==> flow/design.v (excerpt) <==
module alu16(CK, reset, start, instruction, inputR1, inputR2, outputR, busy, done);
Size: ~2,600 cells after synthesis, roughly 270 flip-flops, roughly 56 I/O pins, roughly 20,000 sq um of cells after synthesis.
make LEC_CHECK=0 ABC_AREA=1 CAP_MARGIN=20 CORE_MARGIN=2 CORE_UTILIZATION=72 CTS_CLUSTER_DIAMETER=232 CTS_CLUSTER_SIZE=95 PLACE_DENSITY=0.36 SETUP_SLACK_MARGIN=-0.28 SLEW_MARGIN=20 TNS_END_PERCENT=10 finish   # period 3.01 ns
run.sh (not shown) runs the stock make flow with config.mk's settings and CLKGATE_MAP_FILE=.
The baseline ended with an error in clock tree synthesis with DPL-0038.
Next try:
- ABC_AREA: 1 -> unset
- CTS_CLUSTER_DIAMETER: 232 -> unset
- CTS_CLUSTER_SIZE: 95 -> 25
- PLACE_DENSITY: 0.36 -> 0.65
- SETUP_SLACK_MARGIN: -0.28 -> unset
- TNS_END_PERCENT: 10 -> unset
- clock period: 3.01 -> 6.12 ns (I/O delays scaled with it)
With this change the flow failed in global routing on GRT-0232.
Area after synthesis drops by 6.2%.
Die area drops by about 6%.
Synthesized cell count drops by about 26%.
Next try:
- CORE_UTILIZATION: 72 -> 65
- CTS_CLUSTER_SIZE: 25 -> unset
- PLACE_DENSITY: 0.65 -> unset
Effect: Now the flow finished with negative setup slack left. Synthesized area is unchanged. Die area grows by 11%. Synthesized cell count is unchanged.

* * *

Starting RTL as in the previous note.
export LEC_CHECK = 0
export ABC_AREA = 1
export CAP_MARGIN = 20
export CELL_PAD_IN_SITES_DETAIL_PLACEMENT = 2
export CELL_PAD_IN_SITES_GLOBAL_PLACEMENT = 1
export CORE_MARGIN = 5
export CORE_UTILIZATION = 50
export CTS_CLUSTER_SIZE = 37
export HOLD_SLACK_MARGIN = -0.04
export MAX_ROUTING_LAYER = met4
export MIN_ROUTING_LAYER = met1
export SETUP_SLACK_MARGIN = 1.02
export SLEW_MARGIN = 40
export TNS_END_PERCENT = 55
create_clock -name core_clock -period 7.5 [get_ports {CK}]
The starting point died in 3_5_place_dp on DPL-0033.
Change:
- ABC_AREA: 1 -> not set
- CELL_PAD_IN_SITES_DETAIL_PLACEMENT: 2 -> not set
- CORE_MARGIN: 5 -> 2
- CORE_UTILIZATION: 50 -> 40
- CTS_CLUSTER_SIZE: 37 -> not set
- HOLD_SLACK_MARGIN: -0.04 -> not set
- MIN_ROUTING_LAYER: met1 -> met2
- SETUP_SLACK_MARGIN: 1.02 -> -0.5
- TNS_END_PERCENT: 55 -> 60
- The changed run completed and failed the layout checks on negative setup slack
- die area came out higher by roughly a tenth
- synthesized cell count came out lower by a quarter to a third
- synthesized area came out lower by a few percent
Change:
- CELL_PAD_IN_SITES_GLOBAL_PLACEMENT: 1 -> not set
- CORE_UTILIZATION: 40 -> 70
- CTS_CLUSTER_SIZE: not set -> 14
- MAX_ROUTING_LAYER: met4 -> not set
- MIN_ROUTING_LAYER: met2 -> not set
- SETUP_SLACK_MARGIN: -0.5 -> not set
- SLEW_MARGIN: 40 -> 20
- TNS_END_PERCENT: 60 -> not set
- clock period: 7.5 -> 5.51 ns (I/O delays scaled with it)
After rerunning: With this change the flow did not get past 5_1_grt (GRT-0116). Die size decreases by about 40%. Synthesized area stays the same. Synthesized cell count is unchanged.
Change:
- CAP_MARGIN: 20 -> 30
- CORE_UTILIZATION: 70 -> 50
- CTS_CLUSTER_SIZE: 14 -> not set
- clock period: 5.51 -> 7.5 ns (I/O delays scaled with it)
After rerunning:
- Now the flow ran to the end with no violations
- synthesized cell count is unchanged
- die area came out higher by 39%
- area after synthesis does not change
Change:
- ABC_AREA: not set -> 1
- CAP_MARGIN: 30 -> 20
- CELL_PAD_IN_SITES_DETAIL_PLACEMENT: not set -> 2
- CELL_PAD_IN_SITES_GLOBAL_PLACEMENT: not set -> 1
- CORE_MARGIN: 2 -> 5
- CORE_UTILIZATION: 50 -> 40
- HOLD_SLACK_MARGIN: not set -> -0.04
- MAX_ROUTING_LAYER: not set -> met5
- MIN_ROUTING_LAYER: not set -> met2
- SETUP_SLACK_MARGIN: not set -> -0.5
- SLEW_MARGIN: 20 -> 40
- TNS_END_PERCENT: not set -> 35
What happened: The changed run finished but failed the layout checks on negative setup slack. Utilization decreases by 14 points. Power came out higher by about 20%. Die size increases by 40%. Setup slack degrades by 530 ps. Routed wire length rose by about 60%. Via count rose by about 80%.
Power figures rest on the tool's default switching activity, not on a simulated workload.
